Setup of alpha:
Design SimulatedDevice, start of the top module:
module SimulatedDevice(
    input[1:0] global_state,
    input sys_clk,
    input rx,
    output tx,
    input turn_left_signal,
    input turn_right_signal,
    input move_forward_signal,
    input move_backward_signal,
    input place_barrier_signal,
    input destroy_barrier_signal,
    input rst,
    input clutch,
    input throttle,
    input brake,
    input power_on,
    input power_off,
    output front_detector,
    output back_detector,
    output left_detector,
    output right_detector,
    output move_backward_light,
    output move_forward_light,
    output turn_left_light,
    output turn_right_light,
    output power_light,
    output reg [2:0] state_light,
    output reg [3:0] moving_light,
    output [7:0] seg1,
    output [7:0] seg2,
    output [7:0] an
    );
Size: ~57 I/O pins, roughly 32000 um^2 of cells after synthesis.
export LEC_CHECK = 0
export ABC_AREA = 1
export CAP_MARGIN = 20
export CORE_MARGIN = 2
export CORE_UTILIZATION = 71
export CTS_CLUSTER_DIAMETER = 373
export CTS_CLUSTER_SIZE = 100
export SETUP_SLACK_MARGIN = 1.77
export SLEW_MARGIN = 20
create_clock -name core_clock -period 13.4 [get_ports {sys_clk}]
run.sh (not shown) runs the stock make flow with config.mk's settings and CLKGATE_MAP_FILE=.
Flow for alpha halted at 5_1_grt, error code ODB-0269.
Inputs modified between alpha and beta:
- swapping 71 for 41 in CORE_UTILIZATION
- clearing ABC_AREA, which used to be 1
- clearing SETUP_SLACK_MARGIN, which used to be 1.77
- clearing CTS_CLUSTER_DIAMETER, which used to be 373
- clearing CTS_CLUSTER_SIZE, which used to be 100
- swapping 13.4 for 23.9 in the clock period (ns, I/O delays scaled along)
[summary]
beta finished every stage and its layout cleared the timing, DRC and antenna checks. What ended alpha was a tool error in 5_1_grt; the run never finished. Compared with alpha, beta shows a higher fraction of synthesized cell area in xor and xnor cells. Summary of beta over alpha: post-synthesis share of cell area spent on and, or, nand and nor gates fell 14 points; post-synthesis instance area rose 2200 um^2; maximum count of clock buffers along a single path about even.
Relative to beta, the following input files were edited for gamma:
- ABC_AREA now 1, previously not set
- CORE_UTILIZATION now 65, was 41
- SETUP_SLACK_MARGIN now -0.8, previously not set
- the clock period (ns, I/O delays scaled along) now 13.3, was 23.9
==> comparison <==
- gamma had finished all stages when the layout checks came back failing, citing negative setup slack.
- Compared with beta, gamma shows a higher adder-cell share of the synthesized area.
- gamma — chip area from the yosys synthesis statistics 6.3% lower, beta as reference
- beta was routed with fewer vias than gamma.
- When gamma is set beside beta, its transition at the pin with the smallest max-transition slack turns out to be 0.087 ns larger.
- beta has a lower synthesized cell count than gamma.
- Of gamma and beta, the lower placed instance count belongs to beta.
- Fraction of power consumed by the clock network in gamma is 1.0 points below beta.
Inputs modified between gamma and delta:
- swapping 65 for 18 in CORE_UTILIZATION
- clearing ABC_AREA, which used to be 1
- clearing SETUP_SLACK_MARGIN, which used to be -0.8
- swapping 13.3 for 39.5 in the clock period (ns, I/O delays scaled along)
--- outcome ---
Across gamma and delta, a clean result was obtained everywhere but in gamma.
The layout from gamma, despite a flow that completed every stage, fails the layout checks, with the failing checks listed as negative setup slack.
Number of cells after detailed placement (delta over gamma): increase, about 15%
Taking gamma as the reference, in delta routed via count -3267, mean number of vias per cell fell about 20%, area of the die went up by 140000 um^2, total power moved down, weighted congestion reported at the end of routability-driven placement moved down.
Biggest fanout along the worst timing path: delta vs gamma up 19
On non-clock buffer count: between gamma and delta, it ends up higher for gamma.
Higher count of clock-buffer cells in the layout goes to delta over gamma.

* * *

Starting RTL as in the previous note.
// SimulatedDevice
module SimulatedDevice(
    input[1:0] global_state,
    input sys_clk,
    input rx,
    output tx,
    input turn_left_signal,
    input turn_right_signal,
    input move_forward_signal,
    input move_backward_signal,
    input place_barrier_signal,
    input destroy_barrier_signal,
    input rst,
    input clutch,
    input throttle,
    input brake,
    input power_on,
    input power_off,
    output front_detector,
    output back_detector,
    output left_detector,
    output right_detector,
    output move_backward_light,
    output move_forward_light,
    output turn_left_light,
    output turn_right_light,
    output power_light,
    output reg [2:0] state_light,
    output reg [3:0] moving_light,
    output [7:0] seg1,
    output [7:0] seg2,
    output [7:0] an
    );
export LEC_CHECK = 0
export ABC_AREA = 1
export CAP_MARGIN = 20
export CORE_ASPECT_RATIO = 1.57
export CORE_MARGIN = 4
export CORE_UTILIZATION = 41
export SLEW_MARGIN = 20
export TNS_END_PERCENT = 10
create_clock -name core_clock -period 22.6 [get_ports {sys_clk}]
The starting point produced a clean layout.
Then changed:
- CORE_ASPECT_RATIO: 1.57 -> default
- CORE_MARGIN: 4 -> 2
- CORE_UTILIZATION: 41 -> 58
- TNS_END_PERCENT: 10 -> default
- clock period: 22.6 -> 17.0 ns (I/O delays scaled with it)
Critical path depth is higher by 4.
Wire length shrinks by a few percent.
Area after synthesis stays the same.
Register-to-register slack gets worse by 3.3 ns.
Global-route usage came out higher by 6.4 points.
Total power went up by well over a third.
Non-clock buffer count increases by 205.
Final area increases by a few percent.
Then changed:
- CORE_UTILIZATION: 58 -> 72
- CTS_CLUSTER_DIAMETER: default -> 361
- PLACE_DENSITY: default -> 0.42
- clock period: 17.0 -> 17.3 ns (I/O delays scaled with it)
Effect:
- The new run finished clean
- via count came out higher by 2.7%
- hold slack stays flat
- total power decreases by about 6%
- register-to-register slack gets worse by 0.11 ns
Power figures rest on the tool's default switching activity, not on a simulated workload.
